File: flow/design.v
package axi4_pkg;
    localparam LEN_BITS = 8;
    localparam SIZE_BITS = 3;
    localparam BURST_BITS = 2;
    localparam RESP_BITS = 2;
    typedef bit [LEN_BITS-1:0]  len_t;
    typedef bit [SIZE_BITS-1:0] size_t;
    typedef enum logic [BURST_BITS-1:0] {
        FIXED = 0,
        INCR = 1,
        WRAP = 2
    } burst_t;
    typedef enum logic [RESP_BITS-1:0] {
        OKAY   = 0,
        EXOKAY = 1,
        SLVERR = 2,
        DECERR = 3
    } resp_t;
endpackage
module rtl_sdpram # (
    parameter AWIDTH = 16,
    parameter DWIDTH = 64,
    parameter RAM_STYLE = "auto",
    parameter DOUTB_PIPELINE = 1
) (
    input                   clka,
    input                   ena,
    input  [AWIDTH-1:0]     addra,
    input  [DWIDTH-1:0]     dina,
    input                   clkb,
    input                   enb,
    input  [AWIDTH-1:0]     addrb,
    output [DWIDTH-1:0]     doutb
);
    localparam CASCADE_HEIGHT = 5;
    logic [DWIDTH-1:0]  doutb_int;
    logic [DWIDTH-1:0]  doutb_o;
    logic [DWIDTH-1:0]  memory[2**AWIDTH];
    always_ff @(posedge clka) begin
        if (ena)
            memory[addra] <= dina;
    end
    always_ff @(posedge clkb) begin
        if (enb)
            doutb_int <= memory[addrb];
    end
    if (DOUTB_PIPELINE) begin : gen_doutb_pipeline
        always_ff @(posedge clkb) begin
            doutb_o <= doutb_int;
        end    
    end else begin : gen_doutb_nopipeline
        assign doutb_o = doutb_int;
    end
    assign doutb = doutb_o;
endmodule
module generic_sync_fifo # (
    parameter DWIDTH = 64,
    parameter AWIDTH = 10,
    parameter RAM_STYLE = "auto",
    parameter ALMOST_EMPTY_THRESH = 2,
    parameter ALMOST_FULL_THRESH = 2**AWIDTH-2,
    parameter EARLY_READ = 1,
    parameter OUTPUT_PIPELINE = 0
) (
    input  logic                clk,
    input  logic                rst,
    input  logic                wvalid,
    output logic                wready,
    input  logic [DWIDTH-1:0]   wdata,
    output logic                walmost_full,
    output logic                rvalid,
    input  logic                rready,
    output logic [DWIDTH-1:0]   rdata,
    output logic                ralmost_empty,
    output logic [AWIDTH:0]     data_count
);
    if (ALMOST_EMPTY_THRESH <= 0 || ALMOST_EMPTY_THRESH >= 2**AWIDTH) begin
        $error("ALMOST_EMPTY_THRESH is not valid");
    end
    if (ALMOST_FULL_THRESH <= 0 || ALMOST_FULL_THRESH >= 2**AWIDTH) begin
        $error("ALMOST_FULL_THRESH is not valid");
    end
    logic                       mem_wen;
    logic [AWIDTH:0]            mem_waddr;
    logic [AWIDTH:0]            mem_waddr_next;
    logic                       mem_ren;
    logic [AWIDTH:0]            mem_raddr;
    logic [AWIDTH:0]            mem_raddr_next;
    rtl_sdpram # (
        .AWIDTH(AWIDTH),
        .DWIDTH(DWIDTH),
        .RAM_STYLE(RAM_STYLE),
        .DOUTB_PIPELINE(0)
    ) i_ram (
        .clka(clk),
        .ena(mem_wen),
        .addra(mem_waddr[AWIDTH-1:0]),
        .dina(wdata),
        .clkb(clk),
        .enb(EARLY_READ ? 1'b1 : mem_ren),
        .addrb(EARLY_READ ? mem_raddr_next[AWIDTH-1:0] : mem_raddr[AWIDTH-1:0]),
        .doutb(rdata)
    );
    logic                       wfull;
    assign                      wready = !wfull;
    assign                      mem_wen = wvalid && wready;
    assign                      mem_waddr_next = mem_wen ? mem_waddr + 1'b1 : mem_waddr;
    logic                       rempty;
if (EARLY_READ) begin
    assign                      rvalid = !rempty;
    assign                      mem_ren = rvalid && rready;
end else begin
    always_ff @(posedge clk or posedge rst) begin
        if (rst) begin
            rvalid <= 0;
        end else begin
            if (mem_ren) begin
                rvalid <= 1;
            end else if (rready) begin
                rvalid <= 0;
            end
        end
    end
    assign                      mem_ren = !rempty && !(rvalid && !rready);
end
    assign                      mem_raddr_next = mem_ren ? mem_raddr + 1'b1 : mem_raddr;
    assign                      data_count = mem_waddr - mem_raddr;
    always_ff @(posedge clk or posedge rst) begin
        if (rst) begin
            wfull <= 1;
            walmost_full <= 1;
        end else begin
            wfull <= {~mem_waddr_next[AWIDTH], mem_waddr_next[AWIDTH-1:0]} == mem_raddr;
            walmost_full <= data_count >= ALMOST_FULL_THRESH;  
        end
    end
    always_ff @(posedge clk or posedge rst) begin
        if (rst) begin
            rempty <= 1;
            ralmost_empty <= 1;
        end else begin
            rempty <= mem_waddr == mem_raddr_next;
            ralmost_empty <= data_count < ALMOST_EMPTY_THRESH;
        end
    end
    always_ff @(posedge clk or posedge rst) begin
        if (rst) begin
            mem_waddr <= '0;
            mem_raddr <= '0;
        end else begin
            if (mem_wen) begin
                mem_waddr <= mem_waddr + 1'b1;
            end
            if (mem_ren) begin
                mem_raddr <= mem_raddr + 1'b1;
            end
        end
    end
endmodule
module dmac_addr_gen # (
    parameter int ADDR_WD = 32,
    parameter int MAX_BURST_LEN = 16  
) (
    input [ADDR_WD-1:0]             req_addr,
    input [ADDR_WD-1:0]             req_length,
    input [axi4_pkg::SIZE_BITS-1:0] req_size,
    output [ADDR_WD-1:0]            next_addr,
    output [ADDR_WD-1:0]            next_length,
    output [axi4_pkg::LEN_BITS-1:0] burst_len,
    output                          req_last
);
    wire [ADDR_WD-1:0] aligned_len_bytes = (1 << ($clog2(MAX_BURST_LEN) + req_size)) - (req_addr & ((1 << ($clog2(MAX_BURST_LEN) + req_size)) - 1));
    wire [ADDR_WD-1:0] burst_len_bytes = aligned_len_bytes > req_length ? req_length : aligned_len_bytes;
    wire [ADDR_WD-1:0] aligned_req_addr = req_addr & ~((1 << req_size) - 1);
    wire [ADDR_WD-1:0] burst_len_trans = (req_addr + burst_len_bytes + ((1 << req_size) - 1) - aligned_req_addr) >> req_size;
    assign next_addr = req_addr + aligned_len_bytes;
    assign next_length = req_length - burst_len_bytes;
    assign req_last = next_length == 0;
    assign burst_len = burst_len_trans - 1;
endmodule
module dmac_read_req_gen # (
    parameter int ADDR_WD = 32,
    parameter int DATA_WD = 32,
    parameter int CHANNEL_COUNT = 8,  
    parameter int MAX_BURST_LEN = 16,  
    localparam int STRB_WD = DATA_WD / 8
) (
    input                               clk,
    input                               rst,
    input                               cmd_valid,
    output logic                        cmd_ready,
    input [ADDR_WD-1:0]                 cmd_src_addr,
    input [ADDR_WD-1:0]                 cmd_dst_addr,
    input [1:0]                         cmd_burst,
    input [ADDR_WD-1:0]                 cmd_len,
    input [2:0]                         cmd_size,
    output logic                        rd_req_valid,
    input                               rd_req_ready,
    output [ADDR_WD-1:0]                rd_req_addr,
    output [axi4_pkg::BURST_BITS-1:0]   rd_req_burst,
    output [axi4_pkg::LEN_BITS-1:0]     rd_req_len,
    output [axi4_pkg::SIZE_BITS-1:0]    rd_req_size,
    output                              cmd_out_valid,
    input                               cmd_out_ready,
    output [$clog2(ADDR_WD/8)-1:0]      cmd_out_src_offset,
    output [ADDR_WD-1:0]                cmd_out_dst_addr,
    output [1:0]                        cmd_out_burst,
    output [ADDR_WD-1:0]                cmd_out_len,
    output [2:0]                        cmd_out_size
);
    logic cmd_blocking;
    logic cmd_out_blocking;
    logic rd_req_fired;
    logic cmd_out_fired;
    logic [ADDR_WD-1:0] next_addr;
    logic [ADDR_WD-1:0] next_length;
    logic [axi4_pkg::LEN_BITS-1:0] burst_len;
    logic               req_last;
    logic [ADDR_WD-1:0]                 rd_req_addr_reg;
    logic [ADDR_WD-1:0]                 rd_req_length_reg;
    logic [axi4_pkg::BURST_BITS-1:0]    rd_req_burst_reg;
    logic [axi4_pkg::SIZE_BITS-1:0]     rd_req_size_reg;
    logic                               rd_req_last;
    logic                               rd_req_last_reg;
    dmac_addr_gen # (
        .ADDR_WD(ADDR_WD),
        .MAX_BURST_LEN(MAX_BURST_LEN)  
    ) i_addr_gen (
        .req_addr(rd_req_addr_reg),
        .req_length(rd_req_length_reg),
        .req_size(rd_req_size_reg),
        .next_addr,
        .next_length,
        .burst_len,
        .req_last
    );
    assign cmd_ready = (!rd_req_valid || (rd_req_ready && rd_req_last)) && 
        (( cmd_out_ready) || cmd_out_fired);
    always_ff @(posedge clk or posedge rst) begin
        if (rst) begin
            cmd_blocking <= 0;
        end else begin
            if (cmd_valid && !cmd_ready) begin
                cmd_blocking <= 1;
            end else if (cmd_ready) begin
                cmd_blocking <= 0;
            end
        end
    end
    always_ff @(posedge clk or posedge rst) begin
        if (rst) begin
            cmd_out_blocking <= 0;
        end else begin
            if (cmd_out_valid && !cmd_out_ready) begin
                cmd_out_blocking <= 1;
            end else if (cmd_out_ready) begin
                cmd_out_blocking <= 0;
            end
        end
    end
    always_ff @(posedge clk or posedge rst) begin
        if (rst) begin
            rd_req_fired <= 0;
        end else begin
            if (cmd_valid && cmd_ready) begin
                rd_req_fired <= 0;
            end else if (rd_req_valid && rd_req_ready) begin
                rd_req_fired <= 1;
            end
        end
    end
    always_ff @(posedge clk or posedge rst) begin
        if (rst) begin
            rd_req_addr_reg <= '0;
            rd_req_length_reg <= '0;
            rd_req_burst_reg <= '0;
            rd_req_size_reg <= '0;
            rd_req_last_reg <= 0;
        end else begin
            if (cmd_valid && cmd_ready || cmd_valid && !rd_req_valid && !rd_req_last ) begin
                rd_req_addr_reg   <= cmd_src_addr;
                rd_req_length_reg <= cmd_len;
                rd_req_burst_reg  <= cmd_burst;
                rd_req_size_reg   <= cmd_size;
                rd_req_last_reg       <= req_last;
            end else if (rd_req_valid && rd_req_ready) begin  
                rd_req_addr_reg   <= next_addr;
                rd_req_length_reg <= next_length;
                rd_req_last_reg       <= req_last;
            end
        end
    end
    assign rd_req_last = req_last;
    always_ff @(posedge clk or posedge rst) begin
        if (rst) begin
            rd_req_valid <= 0;
        end else begin
            if (cmd_valid && cmd_ready || cmd_valid && !rd_req_valid && !rd_req_last ) begin
                rd_req_valid <= 1;
            end else if (rd_req_valid  && rd_req_ready && rd_req_last) begin
                rd_req_valid <= 0;
            end
        end
    end
    assign rd_req_addr  = rd_req_addr_reg;
    assign rd_req_burst = rd_req_burst_reg;
    assign rd_req_len   = burst_len;
    assign rd_req_size  = rd_req_size_reg;
    always_ff @(posedge clk or posedge rst) begin
        if (rst) begin
            cmd_out_fired <= 0;
        end else begin
            if (cmd_valid && cmd_ready)
                cmd_out_fired <= 0;
            else if (cmd_out_valid && cmd_out_ready)
                cmd_out_fired <= 1;
        end
    end
    assign cmd_out_valid = cmd_valid && !cmd_out_fired;
    assign cmd_out_src_offset = cmd_src_addr[$clog2(ADDR_WD/8)-1:0];
    assign cmd_out_dst_addr = cmd_dst_addr;
    assign cmd_out_burst = cmd_burst;
    assign cmd_out_len = cmd_len;
    assign cmd_out_size = cmd_size;
endmodule
module dmac_read_initiator # (
    parameter integer ADDR_WD = 32,
    parameter integer DATA_WD = 32,
    parameter int CHANNEL_COUNT = 8,  
    parameter int MAX_BURST_LEN = 16,  
    localparam integer STRB_WD = DATA_WD / 8
) (
    input                               clk,
    input                               rst,
    input                               rd_req_valid,
    output                              rd_req_ready,
    input [ADDR_WD-1:0]                 rd_req_addr,
    input [axi4_pkg::BURST_BITS-1:0]    rd_req_burst,
    input [axi4_pkg::LEN_BITS-1:0]      rd_req_len,
    input [axi4_pkg::SIZE_BITS-1:0]     rd_req_size,
    output logic                        m_axi_arvalid,
    input                               m_axi_arready,
    output logic [ADDR_WD-1:0]          m_axi_araddr,
    output logic [7:0]                  m_axi_arlen,
    output logic [2:0]                  m_axi_arsize,
    output logic [1:0]                  m_axi_arburst
);
    assign m_axi_arvalid = rd_req_valid;
    assign rd_req_ready  = m_axi_arready;
    assign m_axi_araddr  = rd_req_addr;
    assign m_axi_arlen   = rd_req_len;
    assign m_axi_arsize  = rd_req_size;
    assign m_axi_arburst = rd_req_burst;
endmodule
module dmac_read_handler # (
    parameter int ADDR_WD = 32,
    parameter int DATA_WD = 32,
    parameter int CHANNEL_COUNT = 8,  
    parameter int MAX_BURST_LEN = 16,  
    localparam int STRB_WD = DATA_WD / 8
) (
    input                               clk,
    input                               rst,
    output                              data_out_valid,
    input                               data_out_ready,
    output [DATA_WD-1:0]                data_out,
    output                              data_out_last,
    output                              rd_resp_valid,
    input wire                          m_axi_rvalid,
    output wire                         m_axi_rready,
    input wire [DATA_WD-1:0]            m_axi_rdata,
    input wire [1:0]                    m_axi_rresp,
    input wire                          m_axi_rlast
);
    assign data_out_valid = m_axi_rvalid;
    assign m_axi_rready = data_out_ready;
    assign data_out_last = m_axi_rlast;
    assign data_out = m_axi_rdata;
    assign rd_resp_valid = m_axi_rvalid && m_axi_rready && m_axi_rlast;
endmodule
module dmac_read # (
    parameter int ADDR_WD = 32,
    parameter int DATA_WD = 32,
    parameter int CHANNEL_COUNT = 8,  
    parameter int MAX_BURST_LEN = 16,  
    localparam int STRB_WD = DATA_WD / 8
) (
    input                               clk,
    input                               rst,
    input                               cmd_valid,
    output logic                        cmd_ready,
    input [ADDR_WD-1:0]                 cmd_src_addr,
    input [ADDR_WD-1:0]                 cmd_dst_addr,
    input [1:0]                         cmd_burst,
    input [ADDR_WD-1:0]                 cmd_len,
    input [2:0]                         cmd_size,
    output                              cmd_out_valid,
    input                               cmd_out_ready,
    output [$clog2(ADDR_WD/8)-1:0]      cmd_out_src_offset,
    output [ADDR_WD-1:0]                cmd_out_dst_addr,
    output [1:0]                        cmd_out_burst,
    output [ADDR_WD-1:0]                cmd_out_len,
    output [2:0]                        cmd_out_size,
    output                              data_out_valid,
    input                               data_out_ready,
    output [DATA_WD-1:0]                data_out,
    output                              data_out_last,
    output wire                         m_axi_arvalid,
    output wire [ADDR_WD-1:0]           m_axi_araddr,
    output wire [7:0]                   m_axi_arlen,
    output wire [2:0]                   m_axi_arsize,
    output wire [1:0]                   m_axi_arburst,
    input wire                          m_axi_arready,
    input wire                          m_axi_rvalid,
    input wire [DATA_WD-1:0]            m_axi_rdata,
    input wire [1:0]                    m_axi_rresp,
    input wire                          m_axi_rlast,
    output wire                         m_axi_rready
);
    logic                               rd_req_valid;
    logic                               rd_req_ready;
    logic [ADDR_WD-1:0]                 rd_req_addr;
    logic [axi4_pkg::BURST_BITS-1:0]    rd_req_burst;
    logic [axi4_pkg::LEN_BITS-1:0]      rd_req_len;
    logic [axi4_pkg::SIZE_BITS-1:0]     rd_req_size;
    dmac_read_req_gen # (
        .ADDR_WD(ADDR_WD),
        .DATA_WD(DATA_WD),
        .CHANNEL_COUNT(CHANNEL_COUNT),  
        .MAX_BURST_LEN(MAX_BURST_LEN)  
    ) i_req_gen (
        .clk,
        .rst,
        .cmd_valid,
        .cmd_ready,
        .cmd_src_addr,
        .cmd_dst_addr,
        .cmd_burst,
        .cmd_len,
        .cmd_size,
        .rd_req_valid,
        .rd_req_ready,
        .rd_req_addr,
        .rd_req_burst,
        .rd_req_len,
        .rd_req_size,
        .cmd_out_valid,
        .cmd_out_ready,
        .cmd_out_src_offset,
        .cmd_out_dst_addr,
        .cmd_out_burst,
        .cmd_out_len,
        .cmd_out_size
    );
    dmac_read_initiator # (
        .ADDR_WD(ADDR_WD),
        .DATA_WD(DATA_WD),
        .CHANNEL_COUNT(CHANNEL_COUNT),  
        .MAX_BURST_LEN(MAX_BURST_LEN)  
    ) i_initiator (
        .clk,
        .rst,
        .rd_req_valid,
        .rd_req_ready,
        .rd_req_addr,
        .rd_req_burst,
        .rd_req_len,
        .rd_req_size,
        .m_axi_arvalid,
        .m_axi_araddr,
        .m_axi_arlen,
        .m_axi_arsize,
        .m_axi_arburst,
        .m_axi_arready
    );
    dmac_read_handler # (
        .ADDR_WD(ADDR_WD),
        .DATA_WD(DATA_WD),
        .CHANNEL_COUNT(CHANNEL_COUNT),  
        .MAX_BURST_LEN(MAX_BURST_LEN)  
    ) i_handler (
        .clk,
        .rst,
        .data_out_valid,
        .data_out_ready,
        .data_out,
        .data_out_last,
        .rd_resp_valid(),
        .m_axi_rvalid,
        .m_axi_rdata,
        .m_axi_rresp,
        .m_axi_rlast,
        .m_axi_rready
    );
endmodule
module dmac_buffer # (
    parameter int ADDR_WD = 32,
    parameter int DATA_WD = 32,
    parameter int CHANNEL_COUNT = 8,  
    parameter int MAX_BURST_LEN = 16  
) (
    input clk,
    input rst,
    input                           cmd_in_valid,
    output logic                    cmd_in_ready,
    input [$clog2(ADDR_WD/8)-1:0]   cmd_in_src_offset,
    input [ADDR_WD-1:0]             cmd_in_dst_addr,
    input [1:0]                     cmd_in_burst,
    input [ADDR_WD-1:0]             cmd_in_len,
    input [2:0]                     cmd_in_size,
    input                           data_in_valid,
    output                          data_in_ready,
    input [DATA_WD-1:0]             data_in,
    input                           data_in_last,
    output                          cmd_out_valid,
    input                           cmd_out_ready,
    output [$clog2(ADDR_WD/8)-1:0]  cmd_out_src_offset,
    output [ADDR_WD-1:0]            cmd_out_dst_addr,
    output [1:0]                    cmd_out_burst,
    output [ADDR_WD-1:0]            cmd_out_len,
    output [2:0]                    cmd_out_size,
    output                          data_out_valid,
    input                           data_out_ready,
    output [DATA_WD-1:0]            data_out,
    output                          data_out_last
);
    localparam int CMD_WIDTH = $clog2(ADDR_WD/8) + ADDR_WD + 2 + ADDR_WD + 3;
    wire [CMD_WIDTH-1:0] cmd_in = {cmd_in_src_offset, cmd_in_dst_addr, cmd_in_burst, cmd_in_len, cmd_in_size};
    wire [CMD_WIDTH-1:0] cmd_out;
    assign {cmd_out_src_offset, cmd_out_dst_addr, cmd_out_burst, cmd_out_len, cmd_out_size} = cmd_out;
    generic_sync_fifo # (
        .DWIDTH(CMD_WIDTH),
        .AWIDTH(3)
    ) i_cmd_buf (
        .clk,
        .rst,
        .wvalid(cmd_in_valid),
        .wready(cmd_in_ready),
        .wdata (cmd_in),
        .walmost_full(),
        .rvalid(cmd_out_valid),
        .rready(cmd_out_ready),
        .rdata (cmd_out),
        .ralmost_empty(),
        .data_count()
    );
    generic_sync_fifo # (
        .DWIDTH(DATA_WD + 1),
        .AWIDTH($clog2(MAX_BURST_LEN) + 1)
    ) i_data_buf (
        .clk,
        .rst,
        .wvalid(data_in_valid),
        .wready(data_in_ready),
        .wdata ({data_in, data_in_last}),
        .walmost_full(),
        .rvalid(data_out_valid),
        .rready(data_out_ready),
        .rdata ({data_out, data_out_last}),
        .ralmost_empty(),
        .data_count()
    );
endmodule
module dmac_write_req_gen # (
    parameter int ADDR_WD = 32,
    parameter int DATA_WD = 32,
    parameter int CHANNEL_COUNT = 8,  
    parameter int MAX_BURST_LEN = 16,  
    localparam int STRB_WD = DATA_WD / 8
) (
    input                           clk,
    input                           rst,
    input                           cmd_in_valid,
    output logic                    cmd_in_ready,
    input [$clog2(ADDR_WD/8)-1:0]   cmd_in_src_offset,
    input [ADDR_WD-1:0]             cmd_in_dst_addr,
    input [1:0]                     cmd_in_burst,
    input [ADDR_WD-1:0]             cmd_in_len,
    input [2:0]                     cmd_in_size,
    output logic                        wr_req_valid,
    input                               wr_req_ready,
    output [ADDR_WD-1:0]                wr_req_addr,
    output [axi4_pkg::BURST_BITS-1:0]   wr_req_burst,
    output [axi4_pkg::LEN_BITS-1:0]     wr_req_len,
    output [$clog2(ADDR_WD/8)-1:0]      wr_req_data_offset,  
    output [axi4_pkg::SIZE_BITS-1:0]    wr_req_size,
    output                              wr_req_last
);
    logic cmd_blocking;
    logic wr_req_fired;
    logic cmd_out_fired;
    logic [ADDR_WD-1:0] next_addr;
    logic [ADDR_WD-1:0] next_length;
    logic [axi4_pkg::LEN_BITS-1:0] burst_len;
    logic               req_last;
    logic [ADDR_WD-1:0]                 wr_req_addr_reg;
    logic [ADDR_WD-1:0]                 wr_req_length_reg;
    logic [axi4_pkg::BURST_BITS-1:0]    wr_req_burst_reg;
    logic [$clog2(ADDR_WD/8)-1:0]       wr_req_data_offset_reg;
    logic [axi4_pkg::SIZE_BITS-1:0]     wr_req_size_reg;
    dmac_addr_gen # (
        .ADDR_WD(ADDR_WD),
        .MAX_BURST_LEN(MAX_BURST_LEN)  
    ) i_addr_gen (
        .req_addr(wr_req_addr_reg),
        .req_length(wr_req_length_reg),
        .req_size(wr_req_size_reg),
        .next_addr,
        .next_length,
        .burst_len,
        .req_last
    );
    assign cmd_in_ready = (wr_req_ready && wr_req_last) || !wr_req_valid;
    always_ff @(posedge clk or posedge rst) begin
        if (rst) begin
            cmd_blocking <= 0;
        end else begin
            if (cmd_in_valid && !cmd_in_ready) begin
                cmd_blocking <= 1;
            end else if (cmd_in_ready) begin
                cmd_blocking <= 0;
            end
        end
    end
    always_ff @(posedge clk or posedge rst) begin
        if (rst) begin
            wr_req_fired <= 0;
        end else begin
            if (cmd_in_valid && cmd_in_ready) begin
                wr_req_fired <= 0;
            end else if (wr_req_valid && wr_req_ready) begin
                wr_req_fired <= 1;
            end
        end
    end
    always_ff @(posedge clk or posedge rst) begin
        if (rst) begin
            wr_req_addr_reg <= '0;
            wr_req_length_reg <= '0;
            wr_req_burst_reg <= '0;
            wr_req_data_offset_reg <= '0;
            wr_req_size_reg <= '0;
        end else begin
            if (cmd_in_valid && cmd_in_ready || cmd_in_valid && !wr_req_valid ) begin
                wr_req_addr_reg   <= cmd_in_dst_addr;
                wr_req_length_reg <= cmd_in_len;
                wr_req_burst_reg  <= cmd_in_burst;
                wr_req_data_offset_reg <= cmd_in_src_offset;
                wr_req_size_reg   <= cmd_in_size;
            end else if (wr_req_valid && wr_req_ready) begin  
                wr_req_addr_reg   <= next_addr;
                wr_req_length_reg <= next_length;
            end
        end
    end
    assign wr_req_last = req_last;
    always_ff @(posedge clk or posedge rst) begin
        if (rst) begin
            wr_req_valid <= 0;
        end else begin
            if (cmd_in_valid)
                wr_req_valid <= 1;
            else if (wr_req_valid  && wr_req_ready && wr_req_last)
                wr_req_valid <= 0;
        end
    end
    assign wr_req_addr  = wr_req_addr_reg;
    assign wr_req_burst = wr_req_burst_reg;
    assign wr_req_len   = burst_len;
    assign wr_req_data_offset = wr_req_data_offset_reg;
    assign wr_req_size  = wr_req_size_reg;
endmodule
module dmac_write_initiator # (
    parameter int ADDR_WD = 32,
    parameter int DATA_WD = 32,
    parameter int CHANNEL_COUNT = 8,  
    parameter int MAX_BURST_LEN = 16,  
    localparam int STRB_WD = DATA_WD / 8
) (
    input                               clk,
    input                               rst,
    input                               wr_req_valid,
    output                              wr_req_ready,
    input [ADDR_WD-1:0]                 wr_req_addr,
    input [axi4_pkg::BURST_BITS-1:0]    wr_req_burst,
    input [axi4_pkg::LEN_BITS-1:0]      wr_req_len,
    input [$clog2(ADDR_WD/8)-1:0]       wr_req_data_offset,  
    input [axi4_pkg::SIZE_BITS-1:0]     wr_req_size,
    input                               wr_req_last,  
    input                               data_in_valid,
    output logic                        data_in_ready,
    input  [DATA_WD-1:0]                data_in,
    input                               data_in_last,
    output logic                m_axi_awvalid,
    input wire                  m_axi_awready,
    output logic [ADDR_WD-1:0]  m_axi_awaddr,
    output logic [7:0]          m_axi_awlen,
    output logic [2:0]          m_axi_awsize,
    output logic [1:0]          m_axi_awburst,
    output logic                m_axi_wvalid,
    input wire                  m_axi_wready,
    output logic [DATA_WD-1:0]  m_axi_wdata,
    output logic [STRB_WD-1:0]  m_axi_wstrb,
    output logic                m_axi_wlast
);
    localparam MAX_BURST_BYTES = MAX_BURST_LEN * (ADDR_WD / 8);
    logic wr_req_blocking;
    wire  aw_active = m_axi_awvalid;
    logic wr_active;
    always_ff @(posedge clk or posedge rst) begin
        if (rst) begin
            wr_req_blocking <= 0;
        end else begin
            if (wr_req_valid && !wr_req_ready) begin
                wr_req_blocking <= 1;
            end else if (wr_req_ready) begin
                wr_req_blocking <= 0;
            end
        end
    end
    always_ff @(posedge clk or posedge rst) begin
        if(rst) begin
            wr_active <= 0;
        end else begin
            if (wr_req_valid && wr_req_ready) begin
                wr_active <= 1;
            end else if (m_axi_wvalid && m_axi_wready && m_axi_wlast) begin
                wr_active <= 0;
            end
        end
    end
    assign wr_req_ready = !(aw_active && !m_axi_awready) && !(wr_active && !(m_axi_wvalid && m_axi_wready && m_axi_wlast));
    logic               data_in_q_valid;
    logic [DATA_WD-1:0] data_in_q;
    logic [$clog2(ADDR_WD/8):0] data_shift_bytes;
    logic [$clog2(ADDR_WD/8):0] data_shift_bytes_reg;
    wire  wr_delay = wr_req_data_offset > wr_req_addr[$clog2(ADDR_WD/8)-1:0];  
    logic wr_delay_reg;
    wire  wr_delay_all = !wr_req_blocking ? wr_delay : wr_delay_reg;
    logic wr_delay_done;
    assign data_shift_bytes[$clog2(ADDR_WD/8)]     = data_shift_bytes[$clog2(ADDR_WD/8)-1:0] == 0;
    assign data_shift_bytes[$clog2(ADDR_WD/8)-1:0] = wr_req_data_offset - wr_req_addr[$clog2(ADDR_WD/8)-1:0];
    always_ff @(posedge clk or posedge rst) begin
        if(rst) begin
            data_in_q_valid <= 0;
            data_in_q <= '0;
        end else begin
            if (data_in_valid && data_in_ready) begin
                data_in_q_valid <= 1;
            end else if (m_axi_wvalid && m_axi_wready) begin
                data_in_q_valid <= data_in_valid;
            end
            if (data_in_valid && data_in_ready) begin
                data_in_q <= data_in;
            end
        end
    end
    always_ff @(posedge clk or posedge rst) begin
        if (rst) begin
            data_shift_bytes_reg <= '0;
        end else begin
            if (wr_req_valid && !wr_req_blocking) begin
                data_shift_bytes_reg <= data_shift_bytes;
            end
        end
    end
    always_ff @(posedge clk or posedge rst) begin
        if (rst) begin
            wr_delay_reg <= 0;
        end else begin
            if (wr_req_valid && !wr_req_blocking) begin
                wr_delay_reg <= wr_delay;
            end
        end
    end
    always_comb begin
        data_in_ready =   m_axi_wready;
        if (!wr_active || m_axi_wvalid && m_axi_wlast && (m_axi_awvalid && !m_axi_awready)) begin
            data_in_ready = 0;
        end
        if (wr_req_valid && wr_req_ready)
            data_in_ready = 1;
    end
    always_ff @(posedge clk or posedge rst) begin
        if(rst) begin
            m_axi_awvalid <= 0;
            m_axi_awlen <= '0;
            m_axi_awaddr <= '0;
            m_axi_awsize <= '0;
            m_axi_awburst <= '0;
        end else begin
            if (wr_req_valid && wr_req_ready) begin
                m_axi_awvalid <= 1;
                m_axi_awaddr  <= wr_req_addr;
                m_axi_awlen   <= wr_req_len;
                m_axi_awsize  <= wr_req_size;
                m_axi_awburst <= wr_req_burst;
            end else if (m_axi_awready) begin
                m_axi_awvalid <= 0;
            end
        end
    end
    logic [$clog2(MAX_BURST_BYTES)-1:0] wr_counter;
    always_ff @(posedge clk or posedge rst) begin
        if(rst) begin
            wr_counter <= '0;
        end else begin
            if (wr_req_valid && wr_req_ready) begin
                wr_counter <= wr_req_len;
            end else if (m_axi_wvalid && m_axi_wready && !m_axi_wlast) begin
                wr_counter <= wr_counter - 1;
            end
        end
    end
    logic wr_waiting_data;  
    always_ff @(posedge clk or posedge rst) begin
        if (rst) begin
            wr_waiting_data <= 0;
        end else begin
            if (wr_req_valid && wr_req_ready || wr_waiting_data) begin
                wr_waiting_data <= !(data_in_valid && data_in_ready && (wr_delay_all ? data_in_q_valid : 1));
            end
        end
    end
    always_ff @(posedge clk or posedge rst) begin
        if (rst) begin
            m_axi_wvalid <= 0;
        end else begin
            if (wr_req_valid && wr_req_ready || wr_waiting_data) begin
                m_axi_wvalid <= data_in_valid && data_in_ready && (wr_delay_all ? data_in_q_valid : 1);
            end else if (m_axi_wvalid && m_axi_wready && m_axi_wlast) begin
                m_axi_wvalid <= 0;
            end else if (wr_active) begin
                m_axi_wvalid <= (m_axi_wvalid && !m_axi_wready) || (data_in_valid && data_in_ready);
            end
        end
    end
    always_ff @(posedge clk or posedge rst) begin
        if (rst) begin
            m_axi_wstrb <= '0;
        end else begin
            m_axi_wstrb <= '1;
        end
    end
    always_ff @(posedge clk or posedge rst) begin
        if (rst) begin
            m_axi_wlast <= 0;
        end else begin
            if (wr_req_valid && wr_req_ready) begin
                m_axi_wlast <= wr_req_len == 0;
            end else if (m_axi_wvalid && m_axi_wready) begin
                m_axi_wlast <= wr_counter == 1;
            end
        end
    end
    always_ff @(posedge clk) begin
        if (data_in_valid && data_in_ready) begin
            m_axi_wdata <= {data_in, data_in_q} >> ({3'b0, data_shift_bytes_reg} << 3);
        end
    end
endmodule
module dmac_write_handler # (
    parameter int ADDR_WD = 32,
    parameter int DATA_WD = 32,
    parameter int CHANNEL_COUNT = 8,  
    parameter int MAX_BURST_LEN = 16,  
    localparam int STRB_WD = DATA_WD / 8
) (
    input                       clk,
    input                       rst,
    input wire                  m_axi_bvalid,
    input wire [1:0]            m_axi_bresp,
    output wire                 m_axi_bready
);
  assign m_axi_bready = 1;
endmodule
module dmac_write # (
    parameter int ADDR_WD = 32,
    parameter int DATA_WD = 32,
    parameter int CHANNEL_COUNT = 8,  
    parameter int MAX_BURST_LEN = 16,  
    localparam int STRB_WD = DATA_WD / 8
) (
    input                           clk,
    input                           rst,
    input                           cmd_in_valid,
    output logic                    cmd_in_ready,
    input [$clog2(ADDR_WD/8)-1:0]   cmd_in_src_offset,
    input [ADDR_WD-1:0]             cmd_in_dst_addr,
    input [1:0]                     cmd_in_burst,
    input [ADDR_WD-1:0]             cmd_in_len,
    input [2:0]                     cmd_in_size,
    input                           data_in_valid,
    output                          data_in_ready,
    input  [DATA_WD-1:0]            data_in,
    input                           data_in_last,
    output wire                 m_axi_awvalid,
    output wire [ADDR_WD-1:0]   m_axi_awaddr,
    output wire [7:0]           m_axi_awlen,
    output wire [2:0]           m_axi_awsize,
    output wire [1:0]           m_axi_awburst,
    input wire                  m_axi_awready,
    output wire                 m_axi_wvalid,
    output wire [DATA_WD-1:0]   m_axi_wdata,
    output wire [STRB_WD-1:0]   m_axi_wstrb,
    output wire                 m_axi_wlast,
    input wire                  m_axi_wready,
    input wire                  m_axi_bvalid,
    input wire [1:0]            m_axi_bresp,
    output wire                 m_axi_bready
);
    logic                               wr_req_valid;
    logic                               wr_req_ready;
    logic [ADDR_WD-1:0]                 wr_req_addr;
    logic [axi4_pkg::BURST_BITS-1:0]    wr_req_burst;
    logic [axi4_pkg::LEN_BITS-1:0]      wr_req_len;
    logic [$clog2(ADDR_WD/8)-1:0]       wr_req_data_offset;
    logic [axi4_pkg::SIZE_BITS-1:0]     wr_req_size;
    logic                               wr_req_last;
    dmac_write_req_gen # (
        .ADDR_WD(ADDR_WD),
        .DATA_WD(DATA_WD),
        .CHANNEL_COUNT(CHANNEL_COUNT),  
        .MAX_BURST_LEN(MAX_BURST_LEN)  
    ) i_req_gen (
        .clk,
        .rst,
        .cmd_in_valid,
        .cmd_in_ready,
        .cmd_in_src_offset,
        .cmd_in_dst_addr,
        .cmd_in_burst,
        .cmd_in_len,
        .cmd_in_size,
        .wr_req_valid,
        .wr_req_ready,
        .wr_req_addr,
        .wr_req_burst,
        .wr_req_len,
        .wr_req_data_offset,
        .wr_req_size,
        .wr_req_last
    );
    dmac_write_initiator # (
        .ADDR_WD(32),
        .DATA_WD(32),
        .CHANNEL_COUNT(8),  
        .MAX_BURST_LEN(16)  
    ) i_initiator (
        .clk,
        .rst,
        .wr_req_valid,
        .wr_req_ready,
        .wr_req_addr,
        .wr_req_burst,
        .wr_req_len,
        .wr_req_data_offset,
        .wr_req_size,
        .wr_req_last,
        .data_in_valid,
        .data_in_ready,
        .data_in,
        .data_in_last,
        .m_axi_awvalid,
        .m_axi_awaddr,
        .m_axi_awlen,
        .m_axi_awsize,
        .m_axi_awburst,
        .m_axi_awready,
        .m_axi_wvalid,
        .m_axi_wdata,
        .m_axi_wstrb,
        .m_axi_wlast,
        .m_axi_wready
    );
    dmac_write_handler # (
        .ADDR_WD(32),
        .DATA_WD(32),
        .CHANNEL_COUNT(8),  
        .MAX_BURST_LEN(16)  
    ) i_handler (
        .clk,
        .rst,
        .m_axi_bvalid,
        .m_axi_bresp,
        .m_axi_bready
    );
endmodule
module axi_dma_controller #(
    parameter int ADDR_WD = 32,
    parameter int DATA_WD = 32,
    parameter int CHANNEL_COUNT = 8,  
    parameter int MAX_BURST_LEN = 16,  
    localparam int STRB_WD = DATA_WD / 8
) (
    input wire                    clk,
    input wire                    rst,
    input wire                    cmd_valid,
    input wire [ADDR_WD-1:0]      cmd_src_addr,
    input wire [ADDR_WD-1:0]      cmd_dst_addr,
    input wire [1:0]              cmd_burst,
    input wire [ADDR_WD-1:0]      cmd_len,
    input wire [2:0]              cmd_size,
    output wire                   cmd_ready,
    output wire                   M_AXI_ARVALID,
    output wire [ADDR_WD-1:0]     M_AXI_ARADDR,
    output wire [7:0]             M_AXI_ARLEN,
    output wire [2:0]             M_AXI_ARSIZE,
    output wire [1:0]             M_AXI_ARBURST,
    input wire                    M_AXI_ARREADY,
    input wire                    M_AXI_RVALID,
    input wire [DATA_WD-1:0]      M_AXI_RDATA,
    input wire [1:0]              M_AXI_RRESP,
    input wire                    M_AXI_RLAST,
    output wire                   M_AXI_RREADY,
    output wire                   M_AXI_AWVALID,
    output wire [ADDR_WD-1:0]     M_AXI_AWADDR,
    output wire [7:0]             M_AXI_AWLEN,
    output wire [2:0]             M_AXI_AWSIZE,
    output wire [1:0]             M_AXI_AWBURST,
    input wire                    M_AXI_AWREADY,
    output wire                   M_AXI_WVALID,
    output wire [DATA_WD-1:0]     M_AXI_WDATA,
    output wire [STRB_WD-1:0]     M_AXI_WSTRB,
    output wire                   M_AXI_WLAST,
    input wire                    M_AXI_WREADY,
    input wire                    M_AXI_BVALID,
    input wire [1:0]              M_AXI_BRESP,
    output wire                   M_AXI_BREADY
);
    logic                           buf_cmd_in_valid;
    logic                           buf_cmd_in_ready;
    logic [$clog2(ADDR_WD/8)-1:0]   buf_cmd_in_src_offset;
    logic [ADDR_WD-1:0]             buf_cmd_in_dst_addr;
    logic [1:0]                     buf_cmd_in_burst;
    logic [ADDR_WD-1:0]             buf_cmd_in_len;
    logic [2:0]                     buf_cmd_in_size;
    logic                           buf_cmd_out_valid;
    logic                           buf_cmd_out_ready;
    logic [$clog2(ADDR_WD/8)-1:0]   buf_cmd_out_src_offset;
    logic [ADDR_WD-1:0]             buf_cmd_out_dst_addr;
    logic [1:0]                     buf_cmd_out_burst;
    logic [ADDR_WD-1:0]             buf_cmd_out_len;
    logic [2:0]                     buf_cmd_out_size;
    logic                           buf_data_in_valid;
    logic                           buf_data_in_ready;
    logic [DATA_WD-1:0]             buf_data_in;
    logic                           buf_data_in_last;
    logic                           buf_data_out_valid;
    logic                           buf_data_out_ready;
    logic [DATA_WD-1:0]             buf_data_out;
    logic                           buf_data_out_last;
    dmac_read # (
        .ADDR_WD(ADDR_WD),
        .DATA_WD(DATA_WD),
        .CHANNEL_COUNT(CHANNEL_COUNT),  
        .MAX_BURST_LEN(MAX_BURST_LEN)  
    ) i_rd (
        .clk,
        .rst,
        .cmd_valid,
        .cmd_ready,
        .cmd_src_addr,
        .cmd_dst_addr,
        .cmd_burst,
        .cmd_len,
        .cmd_size,
        .cmd_out_valid(buf_cmd_in_valid),
        .cmd_out_ready(buf_cmd_in_ready),
        .cmd_out_src_offset(buf_cmd_in_src_offset),
        .cmd_out_dst_addr(buf_cmd_in_dst_addr),
        .cmd_out_burst(buf_cmd_in_burst),
        .cmd_out_len(buf_cmd_in_len),
        .cmd_out_size(buf_cmd_in_size),
        .data_out_valid(buf_data_in_valid),
        .data_out_ready(buf_data_in_ready),
        .data_out(buf_data_in),
        .data_out_last(buf_data_in_last),
        .m_axi_arvalid(M_AXI_ARVALID),
        .m_axi_araddr(M_AXI_ARADDR),
        .m_axi_arlen(M_AXI_ARLEN),
        .m_axi_arsize(M_AXI_ARSIZE),
        .m_axi_arburst(M_AXI_ARBURST),
        .m_axi_arready(M_AXI_ARREADY),
        .m_axi_rvalid(M_AXI_RVALID),
        .m_axi_rdata(M_AXI_RDATA),
        .m_axi_rresp(M_AXI_RRESP),
        .m_axi_rlast(M_AXI_RLAST),
        .m_axi_rready(M_AXI_RREADY)
    );
    dmac_buffer # (
        .ADDR_WD(ADDR_WD),
        .DATA_WD(DATA_WD),
        .CHANNEL_COUNT(CHANNEL_COUNT)
    ) i_buf(
        .clk,
        .rst,
        .cmd_in_valid(buf_cmd_in_valid),
        .cmd_in_ready(buf_cmd_in_ready),
        .cmd_in_src_offset(buf_cmd_in_src_offset),
        .cmd_in_dst_addr(buf_cmd_in_dst_addr),
        .cmd_in_burst(buf_cmd_in_burst),
        .cmd_in_len(buf_cmd_in_len),
        .cmd_in_size(buf_cmd_in_size),
        .data_in_valid(buf_data_in_valid),
        .data_in_ready(buf_data_in_ready),
        .data_in(buf_data_in),
        .data_in_last(buf_data_in_last),
        .cmd_out_valid(buf_cmd_out_valid),
        .cmd_out_ready(buf_cmd_out_ready),
        .cmd_out_src_offset(buf_cmd_out_src_offset),
        .cmd_out_dst_addr(buf_cmd_out_dst_addr),
        .cmd_out_burst(buf_cmd_out_burst),
        .cmd_out_len(buf_cmd_out_len),
        .cmd_out_size(buf_cmd_out_size),
        .data_out_valid(buf_data_out_valid),
        .data_out_ready(buf_data_out_ready),
        .data_out(buf_data_out),
        .data_out_last(buf_data_out_last)
    );
    dmac_write # (
        .ADDR_WD(ADDR_WD),
        .DATA_WD(DATA_WD),
        .CHANNEL_COUNT(CHANNEL_COUNT),  
        .MAX_BURST_LEN(MAX_BURST_LEN)  
    ) i_wr (
        .clk,
        .rst,
        .cmd_in_valid(buf_cmd_out_valid),
        .cmd_in_ready(buf_cmd_out_ready),
        .cmd_in_src_offset(buf_cmd_out_src_offset),
        .cmd_in_dst_addr(buf_cmd_out_dst_addr),
        .cmd_in_burst(buf_cmd_out_burst),
        .cmd_in_len(buf_cmd_out_len),
        .cmd_in_size(buf_cmd_out_size),
        .data_in_valid(buf_data_out_valid),
        .data_in_ready(buf_data_out_ready),
        .data_in(buf_data_out),
        .data_in_last(buf_data_out_last),
        .m_axi_awvalid(M_AXI_AWVALID),
        .m_axi_awaddr(M_AXI_AWADDR),
        .m_axi_awlen(M_AXI_AWLEN),
        .m_axi_awsize(M_AXI_AWSIZE),
        .m_axi_awburst(M_AXI_AWBURST),
        .m_axi_awready(M_AXI_AWREADY),
        .m_axi_wvalid(M_AXI_WVALID),
        .m_axi_wdata(M_AXI_WDATA),
        .m_axi_wstrb(M_AXI_WSTRB),
        .m_axi_wlast(M_AXI_WLAST),
        .m_axi_wready(M_AXI_WREADY),
        .m_axi_bvalid(M_AXI_BVALID),
        .m_axi_bresp(M_AXI_BRESP),
        .m_axi_bready(M_AXI_BREADY)
    );
    if (ADDR_WD % 8 != 0) $error("ADDR_WD is not multiple of 8");
    if (DATA_WD % 8 != 0) $error("DATA_WD is not multiple of 8");
    if (2 ** $clog2(ADDR_WD / 8) != ADDR_WD / 8) $error("ADDR_WD is not power of 2");
    if (2 ** $clog2(DATA_WD / 8) != DATA_WD / 8) $error("DATA_WD is not power of 2");
    if (2 ** $clog2(MAX_BURST_LEN) != MAX_BURST_LEN) $error("MAX_BURST_LEN is not power of 2");
    if (MAX_BURST_LEN <= 0 || MAX_BURST_LEN > 256)   $error("MAX_BURST_LEN is invalid");
endmodule
File: flow/run.sh
#!/bin/bash
# the make line also repeats each setting of config.mk as NAME=value (left out here)
make -C /OpenROAD-flow-scripts/flow DESIGN_CONFIG=/design/flow/config.mk WORK_HOME=/design/flow/orfs CLKGATE_MAP_FILE= finish
File: flow/config.mk
export PLATFORM = sky130hd
export DESIGN_NAME = axi_dma_controller
export DESIGN_NICKNAME = axi_dma_controller
export VERILOG_FILES = /design/flow/design.v
export SDC_FILE = /design/flow/constraint.sdc
export NUM_CORES = 4
export LEC_CHECK = 0
export CAP_MARGIN = 20
export CORE_ASPECT_RATIO = 1.38
export CORE_MARGIN = 2
export CORE_UTILIZATION = 67
export CTS_CLUSTER_SIZE = 41
export GPL_ROUTABILITY_DRIVEN = 1
export GPL_TIMING_DRIVEN = 1
export HOLD_SLACK_MARGIN = 0.27
export MAX_ROUTING_LAYER = met5
export PLACE_DENSITY_LB_ADDON = 0.0
export SETUP_SLACK_MARGIN = 1.89
export SLEW_MARGIN = 10
export TNS_END_PERCENT = 5
File: flow/constraint.sdc
create_clock -name core_clock -period 6.42 [get_ports {clk}]
set_input_delay 1.2840 -clock core_clock [delete_from_list [all_inputs] [get_ports {clk}]]
set_output_delay 1.2840 -clock core_clock [all_outputs]
set_load 0.01 [all_outputs]
==> results of run 1 <==
## per-layer routing
metal	share of wire	GRT usage	up-vias
li1	-	-	27540
met1	0.29	0.5318	34340
met2	0.45	0.7427	7586
met3	0.14	0.1433	2810
met4	0.12	0.3809	42
met5	0.0011	0.001026	-
## layout make-up
class                           count  area, um2  share of cell area
Timing Repair Buffer             1373      12410              0.1080
Multi-Input combinational cell   3802      35770              0.3114
Tap cell                         1782       2230             0.01941
Clock inverter                     93       1125            0.009793
Clock buffer                      240       4952             0.04311
Sequential cell                  1989      57410              0.4998
Inverter                          223      853.3            0.007429
Antenna cell                       49      122.6            0.001067
## what timing repair did
action                                  in CTS  in global routing
pin swaps                                  180                164
cloned                                       8                  3
gates resized                              352                180
hold buffers                                 0                  0
endpoints found under the setup margin     269                291
buffers inserted                            90                 41
## through the flow
step | utilization | area [um2]
2_1_floorplan | - | 93620
3_3_place_gp | 0.7608 | 104900
3_5_place_dp | 0.7608 | 104900
4_1_cts | 0.8212 | 113300
5_1_grt | 0.8323 | 114800
6_report | 0.8328 | 114900
==> impl_metrics.json, run 1 <==
{
  "status": "failed layout checks",
  "so_faults": "max-slew violations, negative setup slack",
  "clk_path_buf_depth": 3,
  "reg2regPathDepth": 46,
  "place_hpwl_um": 186800,
  "chipArea_um2": 142100,
  "viasPerCell": 7.572,
  "cts_tree": "done",
  "edf_count": 1624,
  "pre_cts_slack_ns": -4.138,
  "dr.pass1.iters": 14,
  "fin_ws_ns": -5.777,
  "ys_top_cells_by_area": "edfxtp_1, mux4_2, dfrtp_1",
  "wire_per_inst_um": 38.01,
  "crit_type": "reg -> out",
  "period_minus_slack_ns": 12.20,
  "synth_cells": 6355,
  "pin_count": 279,
  "drv_slew": 1,
  "insertion_delay_ns": 0.89,
  "yosysMostFrequentCell": "edfxtp_1",
  "numCtsBuffers": 179,
  "aoi_share": 0.1032,
  "htree_levels": 4,
  "postSynthSeqShare": 0.6158,
  "tightest_slew_ns": 1.544,
  "ys_sh_xor": 0.01805,
  "synthArstFlopShare": 0.1317,
  "synthSimpleGateAreaFrac": 0.05943,
  "vias": 72320,
  "ys.flop_type": "edfxtp_1",
  "cp_top_family": "AND-OR/OR-AND gates",
  "openroad.warnings": 58,
  "grt_use_total": 0.4714,
  "synth_area_um2": 93190,
  "critPathArrivalTime_ns": 10.91,
  "areaGrowthSynthToFinish_pct": 23.26,
  "setup_violations": 243,
  "min_from": "i_buf.i_cmd_buf.i_ram.doutb_int[2]",
  "rr_startpoint": "i_wr.i_req_gen.wr_req_size_reg[1]",
  "crit_fanout": 5,
  "cp.depth": 50,
  "dpl.cell_count": 9002,
  "yosysUniqueCellTypes": 109,
  "critPathLaunchType": "flop",
  "grt_antenna_before_repair": 67,
  "rsz0062_at_grt": "yes",
  "synth_adder_area_share": 0.03942,
  "cp_slowest_stage_delay_ns": 0.74,
  "critical_path.reg2reg.endpoint": "i_buf.i_cmd_buf.i_ram.doutb_int[1]",
  "max_freq_mhz": 81.99,
  "hold_viol_final": 0,
  "route.detailed.drc": 0,
  "yosysWarnings": 7,
  "drt.antenna.violating_nets": 0,
  "maxCapViolCount": 0,
  "slew-limit-headroom": -0.02958,
  "initCoreUtil": 0.6756,
  "ys_cells": 6355,
  "fillCellCount": 6577,
  "final_cells": 9551,
  "worstHoldPathCells": 2,
  "startpoint": "i_rd.i_req_gen.rd_req_addr_reg[0]",
  "gp_congestion": 0.9769,
  "hold_path_class": "reg -> reg",
  "min_to": "i_wr.i_req_gen.wr_req_size_reg[2]",
  "mux_share": 0.1382,
  "netlist.top_cell.by_area": "edfxtp_1",
  "fp.coreArea_um2": 137900,
  "synth-area-yosys_um2": 93190,
  "reg2reg_setup_slack_ns": -4.54,
  "crit_end": "M_AXI_ARLEN[7]",
  "first_global_vias": 69990,
  "syn_avg_cell_area_um2": 14.66,
  "logic_family": "multiplexers",
  "fp.dieH_um": 442.1,
  "drt_iter0_drc": 14810,
  "cp_slowest_cell": "fa_1",
  "num_rows": 160,
  "crit_required_ns": 5.14,
  "top_area_frac": 0.5233,
  "crit_top_cell": "a21oi_2",
  "clkTransAtPathRegs_ns": 0.08,
  "grt-ovfl-total": 0,
  "skew_ns": 0.06414,
  "cp_num_buf_inv": 8,
  "grt_max_degree": 154,
  "top_cells_by_count": "edfxtp_1, nand2_1, mux4_2, nor2_1, mux2_2",
  "io_buffers": 271,
  "grt_pass1_wl_um": 481100,
  "cts_sinks": 1989,
  "finalCritPeriodShare": 1.900,
  "fin_nets": 7990,
  "holdWs_ns": 0.4492,
  "cp-end-kind": "output port",
  "root_buffer": "clkbuf_16",
  "ys_ff": 1989,
  "finalWirelength_um": 363100,
  "fin_tns_setup_ns": -712.16,
  "die_w_um": 321.5
}
==> run 2: changes to the inputs <==
Settings changed: ABC_AREA set to 1, CORE_ASPECT_RATIO 1.38 to not set, CORE_UTILIZATION 67 to 68, CTS_CLUSTER_DIAMETER set to 380, CTS_CLUSTER_SIZE 41 to 15, GPL_ROUTABILITY_DRIVEN 1 to not set, GPL_TIMING_DRIVEN 1 to not set, HOLD_SLACK_MARGIN 0.27 to 0.28, MAX_ROUTING_LAYER met5 to not set, PLACE_DENSITY_LB_ADDON 0.0 to 0.07, SLEW_MARGIN 10 to 20, TNS_END_PERCENT 5 to not set.
Clock period 6.42 ns to 6.48 ns, I/O delays scaled along.
==> impl_metrics.json, run 2 <==
{
  "cp_num_buf_inv": 12,
  "period_minus_slack_ns": 9.303,
  "ys_ff": 1989,
  "synthSimpleGateAreaFrac": 0.1564,
  "postSynthSeqShare": 0.6068,
  "finalWirelength_um": 304200,
  "grt_max_degree": 217,
  "ys_cells": 9482,
  "slew-limit-headroom": 0.2126,
  "cts_hold_buf": 0,
  "synth_area_um2": 94570,
  "hold_viol_final": 0,
  "grt_pass1_wl_um": 424000,
  "netlist.top_cell.by_area": "edfxtp_1",
  "first_global_vias": 73910,
  "critPathArrivalTime_ns": 8.01,
  "grt-ovfl-total": 0,
  "aoi_share": 0.1132,
  "numCtsBuffers": 150,
  "viasPerCell": 6.348,
  "root_buffer": "clkbuf_16",
  "critPathLaunchType": "flop",
  "edf_count": 1624,
  "setup_violations": 243,
  "worstHoldPathCells": 1,
  "yosysMostFrequentCell": "nand2_1",
  "fillCellCount": 7144,
  "final-comb-area_um2": 34170,
  "synth-area-yosys_um2": 94570,
  "die_w_um": 376.9,
  "rr_startpoint": "i_wr.i_req_gen.wr_req_size_reg[0]",
  "synthArstFlopShare": 0.1317,
  "syn_avg_cell_area_um2": 9.974,
  "cts_sinks": 1989,
  "fp.coreArea_um2": 137800,
  "cp_slowest_cell": "fa_1",
  "maxCapViolCount": 0,
  "chipArea_um2": 142100,
  "hold_path_class": "reg -> reg",
  "cp_top_family": "AND-OR/OR-AND gates",
  "logic_family": "simple AND/OR/NAND/NOR gates",
  "dpl_cell_area_um2": 105600,
  "skew_ns": 0.05868,
  "so_faults": "negative setup slack",
  "startpoint": "i_rd.i_req_gen.rd_req_addr_reg[1]",
  "fin_nets": 10940,
  "fin_ws_ns": -2.823,
  "cp-end-kind": "output port",
  "tightest_slew_ns": 1.172,
  "crit_required_ns": 5.18,
  "initCoreUtil": 0.6861,
  "areaGrowthSynthToFinish_pct": 23.49,
  "min_from": "i_buf.i_cmd_buf.rempty",
  "vias": 78990,
  "ys_sh_xor": 0.01380,
  "gp_congestion": 0.9450,
  "crit_end": "M_AXI_ARLEN[7]",
  "rsz0062_at_grt": "yes",
  "insertion_delay_ns": 0.83,
  "synth_cells": 9482,
  "top_area_frac": 0.5157,
  "critical_path.reg2reg.endpoint": "i_buf.i_cmd_buf.i_ram.doutb_int[11]",
  "route.detailed.drc": 0,
  "clkTransAtPathRegs_ns": 0.07,
  "max_freq_mhz": 107.5,
  "place_hpwl_um": 169400,
  "yosysWarnings": 7,
  "crit_fanout": 6,
  "pin_count": 279,
  "grt_use_total": 0.3925,
  "regArea_um2": 57400,
  "cp_slowest_stage_delay_ns": 0.51,
  "top_cells_by_count": "nand2_1, edfxtp_1, inv_1, o21ai_0, nor2_1",
  "mux_share": 0.0002117,
  "reg2regPathDepth": 59,
  "clk_path_buf_depth": 3,
  "drv_slew": 0,
  "status": "failed layout checks",
  "crit_top_cell": "nand2_1",
  "finalCritPeriodShare": 1.436,
  "yosysUniqueCellTypes": 65,
  "drt.antenna.violating_nets": 0,
  "grt_antenna_before_repair": 24,
  "ys_top_cells_by_area": "edfxtp_1, nand2_1, dfrtp_1",
  "fp.dieH_um": 376.9,
  "htree_levels": 4,
  "drt_iter0_drc": 12300,
  "io_buffers": 271,
  "reg2reg_setup_slack_ns": -1.59,
  "cp.depth": 47,
  "dpl.cell_count": 11930,
  "final_cells": 12440,
  "ys.flop_type": "edfxtp_1",
  "min_to": "i_wr.i_req_gen.wr_req_valid",
  "cts_tree": "done",
  "wire_per_inst_um": 24.45,
  "synth_adder_area_share": 0.03874,
  "openroad.warnings": 62,
  "dr.pass1.iters": 8,
  "num_rows": 136,
  "crit_type": "reg -> out",
  "final_area_um2": 116800
}
[run 2: area by class of cell]
cell class / count / share of cell area
multi-input combinational: 5816 / 0.2926
timing repair buffer: 1344 / 0.1183
clock inverter: 16 / 0.003107
inverter: 1211 / 0.03945
clock buffer: 253 / 0.03545
tap: 1794 / 0.01922
antenna: 18 / 0.0003857
sequential: 1989 / 0.4915
timing repair inverter: 1 / 0.00005357
[run 2: timing repair]
item | in CTS | in global routing
endpoints found under the setup margin | 274 | 276
setup buffers | 91 | 67
gates resized | 364 | 608
pin swaps | 141 | 325
gates cloned | 38 | 34
[run 2: layer usage]
layer / GRT usage / up-vias / wire [um]
met3: 0.07549 / 1271 / 39570
met5: 0 / - / 30
met1: 0.5345 / 37110 / 106900
li1: - / 34540 / -
met2: 0.6176 / 6067 / 140100
met4: 0.1792 / 4 / 17580
[run 2: per-stage QoR]
step,worst slack (ns),setup TNS (ns),util,hold WS [ns]
2_1_floorplan,-1.513,-262.93,-,0.4025
3_3_place_gp,-2.307,-293.03,0.7658,0.4331
3_5_place_dp,-2.531,-325.70,0.7658,0.4331
4_1_cts,-2.770,-241.39,0.8197,0.4488
5_1_grt,-3.199,-415.43,0.8473,0.4684
6_report,-2.823,-316.03,0.8473,0.4531
==> run 3: changes to the inputs <==
Settings changed: ABC_AREA 1 to not set, CORE_UTILIZATION 68 to 40, CTS_CLUSTER_DIAMETER 380 to not set, CTS_CLUSTER_SIZE 15 to not set, HOLD_SLACK_MARGIN 0.28 to not set, PLACE_DENSITY_LB_ADDON 0.07 to not set, SETUP_SLACK_MARGIN 1.89 to 1.09.
Clock period 6.48 ns to 11.7 ns, I/O delays scaled along.
==> impl_metrics.json, run 3 <==
{
  "root_buffer": "clkbuf_16",
  "crit_fanout": 5,
  "cp_num_buf_inv": 6,
  "cp_slowest_stage_delay_ns": 0.54,
  "yosysUniqueCellTypes": 109,
  "drv_slew": 0,
  "critical_path.reg2reg.endpoint": "i_buf.i_cmd_buf.i_ram.doutb_int[49]",
  "finalWirelength_um": 261700,
  "fp.coreArea_um2": 232100,
  "period_minus_slack_ns": 11.07,
  "cp_top_family": "AND-OR/OR-AND gates",
  "grt_max_degree": 124,
  "cts_tree": "done",
  "openroad.warnings": 58,
  "crit_top_cell": "a21oi_2",
  "finalCritPeriodShare": 0.9462,
  "htree_levels": 4,
  "mux_share": 0.1382,
  "dpl_cell_area_um2": 101100,
  "numCtsBuffers": 208,
  "wire_per_inst_um": 25.97,
  "dr.pass1.iters": 9,
  "drt_iter0_drc": 6347,
  "fp.dieH_um": 486.7,
  "startpoint": "i_rd.i_req_gen.rd_req_addr_reg[0]",
  "ys.flop_type": "edfxtp_1",
  "worstHoldPathCells": 2,
  "insertion_delay_ns": 0.91,
  "aoi_share": 0.1032,
  "critPathLaunchType": "flop",
  "viasPerCell": 5.838,
  "initCoreUtil": 0.4015,
  "crit_required_ns": 9.36,
  "ys_cells": 6355,
  "cts_hold_buf": 0,
  "skew_ns": 0.1063,
  "pin_count": 279,
  "min_from": "i_buf.i_cmd_buf.i_ram.doutb_int[2]",
  "cp_slowest_cell": "mux4_2",
  "drt.antenna.violating_nets": 0,
  "route.detailed.drc": 0,
  "clk_path_buf_depth": 3,
  "crit_end": "M_AXI_ARLEN[7]",
  "tightest_slew_ns": 1.110,
  "num_rows": 177,
  "slew-limit-headroom": 0.2575,
  "ys_top_cells_by_area": "edfxtp_1, mux4_2, dfrtp_1",
  "top_cells_by_count": "edfxtp_1, nand2_1, mux4_2, nor2_1, mux2_2",
  "setup_violations": 0,
  "ys_sh_xor": 0.01805,
  "io_buffers": 271,
  "min_to": "i_wr.i_req_gen.wr_req_size_reg[2]",
  "yosysMostFrequentCell": "edfxtp_1",
  "maxCapViolCount": 0,
  "synth_cells": 6355,
  "cts_sinks": 1989,
  "fin_nets": 7271,
  "cp-end-kind": "output port",
  "postSynthSeqShare": 0.6158,
  "synth_area_um2": 93190,
  "hold_viol_final": 0,
  "yosysWarnings": 7,
  "holdWs_ns": 0.4375,
  "grt_pass1_wl_um": 385400,
  "grt_use_total": 0.2162,
  "clkTransAtPathRegs_ns": 0.06,
  "die_w_um": 486.7,
  "rsz0062_at_grt": "yes",
  "top_area_frac": 0.5233,
  "edf_count": 1624,
  "gp_congestion": 0.8731,
  "cp.depth": 49,
  "synthArstFlopShare": 0.1317,
  "first_global_vias": 57980,
  "areaGrowthSynthToFinish_pct": 17.79,
  "ys_ff": 1989,
  "grt-ovfl-total": 0,
  "synthSimpleGateAreaFrac": 0.05943,
  "pre_cts_slack_ns": -0.02097,
  "rr_startpoint": "i_wr.i_req_gen.wr_req_size_reg[2]",
  "reg2regPathDepth": 49,
  "status": "no timing/DRC/antenna violations",
  "netlist.top_cell.by_area": "edfxtp_1",
  "final_area_um2": 109800,
  "max_freq_mhz": 90.33,
  "reg2reg_setup_slack_ns": 1.47,
  "chipArea_um2": 236900,
  "logic_family": "multiplexers",
  "synth_adder_area_share": 0.03942,
  "critPathArrivalTime_ns": 8.73,
  "syn_avg_cell_area_um2": 14.66,
  "vias": 58820,
  "place_hpwl_um": 160400,
  "fin_tns_setup_ns": 0,
  "grt_antenna_before_repair": 23,
  "crit_type": "reg -> out",
  "synth-area-yosys_um2": 93190,
  "fin_ws_ns": 0.6292,
  "hold_path_class": "reg -> reg"
}
run 3: repair_timing:
action | 4_1_cts | 5_1_grt
pin swaps | 75 | 51
setup buffers | 53 | 29
hold endpoints to repair | 0 | 0
endpoints found under the setup margin | 128 | 127
resized | 180 | 91
cloned | 5 | 2
run 3: cell type report:
type,count,area (um2)
Clock buffer,274,5624
Tap cell,3043,3807
Fill cell,19960,122300
Sequential cell,1989,57410
Timing Repair Buffer,624,5832
Antenna cell,10,25.02
Multi-Input combinational cell,3803,35010
Clock inverter,109,1207
Inverter,223,848.3
run 3: per-layer routing:
metal / GRT usage / part of all wire / wire length (um) / vias to the layer above
met2: 0.3361 / 0.46 / 120500 / 2011
met1: 0.3175 / 0.45 / 117500 / 30340
met5: 0 / 0.00021 / 55 / -
met4: 0.05667 / 0.023 / 5990 / 8
li1: - / - / - / 26130
met3: 0.03189 / 0.067 / 17610 / 331
run 3: through the flow:
stage,instances,utilization
6_report,10080,0.4729
5_1_grt,10070,0.4729
3_3_place_gp,9592,0.4356
3_5_place_dp,9592,0.4356
4_1_cts,10030,0.4698
2_1_floorplan,6386,-
==> run 4: changes to the inputs <==
Settings changed: CORE_MARGIN 2 to 6, CTS_CLUSTER_DIAMETER set to 236, SETUP_SLACK_MARGIN 1.09 to not set.
Clock period 11.7 ns to 12.0 ns, I/O delays scaled along.
==> impl_metrics.json, run 4 <==
{
  "status": "no timing/DRC/antenna violations",
  "synth_adder_area_share": 0.03942,
  "wl_met2_um": 119500,
  "max_freq_mhz": 86.24,
  "top_cells_by_count": "edfxtp_1, nand2_1, mux4_2, nor2_1, mux2_2",
  "numCtsBuffers": 209,
  "finalWirelength_um": 257800,
  "grt_pass1_wl_um": 381100,
  "num_rows": 176,
  "pre_cts_slack_ns": 0.2605,
  "edf_count": 1624,
  "critPathArrivalTime_ns": 9.20,
  "fin_tns_setup_ns": 0,
  "place_hpwl_um": 160800,
  "crit_end": "cmd_ready",
  "cp_num_buf_inv": 6,
  "die_w_um": 494.7,
  "fp.coreArea_um2": 230800,
  "yosysMostFrequentCell": "edfxtp_1",
  "cp.depth": 45,
  "worstHoldPathCells": 2,
  "postSynthSeqShare": 0.6158,
  "vias": 57960,
  "netlist.top_cell.by_area": "edfxtp_1",
  "areaGrowthSynthToFinish_pct": 16.63,
  "fillCellCount": 19780,
  "io_buffers": 271,
  "rr_startpoint": "i_wr.i_req_gen.wr_req_size_reg[2]",
  "cp_top_family": "AND-OR/OR-AND gates",
  "ys_top_cells_by_area": "edfxtp_1, mux4_2, dfrtp_1",
  "final_area_um2": 108700,
  "crit_required_ns": 9.60,
  "grt_max_degree": 162,
  "grt_antenna_before_repair": 30,
  "grt_use_total": 0.2058,
  "slew-limit-headroom": 0.2507,
  "m1WireLength_um": 114400,
  "yosysWarnings": 7,
  "synth_cells": 6355,
  "reg2regPathDepth": 45,
  "ys_ff": 1989,
  "aoi_share": 0.1032,
  "final-comb-area_um2": 34270,
  "synth-area-yosys_um2": 93190,
  "hold_path_class": "reg -> reg",
  "fp.dieH_um": 494.7,
  "clkTransAtPathRegs_ns": 0.06,
  "cp-end-kind": "output port",
  "critical_path.reg2reg.endpoint": "i_buf.i_cmd_buf.i_ram.doutb_int[23]",
  "gp_congestion": 0.8639,
  "cp_slowest_cell": "o41ai_2",
  "cts_hold_buf": 0,
  "utilization": 0.4710,
  "synth_area_um2": 93190,
  "regArea_um2": 57400,
  "route.detailed.drc": 0,
  "pin_count": 279,
  "initCoreUtil": 0.4038,
  "ys_cells": 6355,
  "hold_viol_final": 0,
  "logic_family": "multiplexers",
  "htree_levels": 4,
  "drv_slew": 0,
  "drt_iter0_drc": 5864,
  "synthArstFlopShare": 0.1317,
  "first_global_vias": 57520,
  "cts_sinks": 1989,
  "openroad.warnings": 59,
  "root_buffer": "clkbuf_16",
  "clk_path_buf_depth": 3,
  "wire_per_inst_um": 25.83,
  "period_minus_slack_ns": 11.60,
  "top_area_frac": 0.5233,
  "finalCritPeriodShare": 0.9663,
  "critPathLaunchType": "flop",
  "dpl_cell_area_um2": 101100,
  "reg2reg_setup_slack_ns": 0.71,
  "maxCapViolCount": 0,
  "synthSimpleGateAreaFrac": 0.05943,
  "skew_ns": 0.08014,
  "cp_slowest_stage_delay_ns": 0.41,
  "insertion_delay_ns": 0.87,
  "chipArea_um2": 244700,
  "yosysUniqueCellTypes": 109,
  "crit_fanout": 12,
  "ys_sh_xor": 0.01805,
  "mux_share": 0.1382,
  "dr.pass1.iters": 10,
  "ys.flop_type": "edfxtp_1",
  "fin_nets": 7188,
  "setup_violations": 0,
  "crit_type": "reg -> out",
  "min_from": "i_buf.i_cmd_buf.i_ram.doutb_int[2]",
  "rsz0062_at_grt": "yes",
  "syn_avg_cell_area_um2": 14.66,
  "wl_met3_um": 16850,
  "drt.antenna.violating_nets": 0,
  "viasPerCell": 5.806,
  "tightest_slew_ns": 1.120,
  "grt-ovfl-total": 0,
  "crit_top_cell": "a21o_1",
  "startpoint": "i_rd.i_req_gen.rd_req_addr_reg[0]",
  "min_to": "i_wr.i_req_gen.wr_req_size_reg[2]",
  "cts_tree": "done",
  "dr.max_layer_used": "met5",
  "fin_ws_ns": 0.4049
}
[run 4: routing by layer]
metal,global-route usage,up-vias
li1,-,25960
met1,0.2979,29740
met2,0.3239,1925
met3,0.03215,330
met4,0.05798,12
met5,0,-
[run 4: what timing repair did]
| item | 4_1_cts | 5_1_grt |
|---|---|---|
| setup endpoints to repair | 7 | 82 |
| pin swaps | 4 | 22 |
| setup buffers | 1 | 8 |
| gates resized | 28 | 65 |
[run 4: stage by stage]
stage | cells | hold slack [ns]
finish | 9983 | 0.4148
global route | 9978 | 0.4459
CTS | 9966 | 0.4276
detailed placement | 9571 | 0.4512
global placement | 9570 | 0.4466
floorplan | 6386 | 0.3983
[run 4: cell type report]
type / instances / share of cell area
well taps: 3026 / 0.03483
clock inverters: 121 / 0.01327
flip-flops and latches: 1989 / 0.5281
multi-input cells: 3800 / 0.3153
clock buffers: 273 / 0.05286
repair buffers: 543 / 0.04760
inverters: 223 / 0.007805
diodes: 8 / 0.0001842
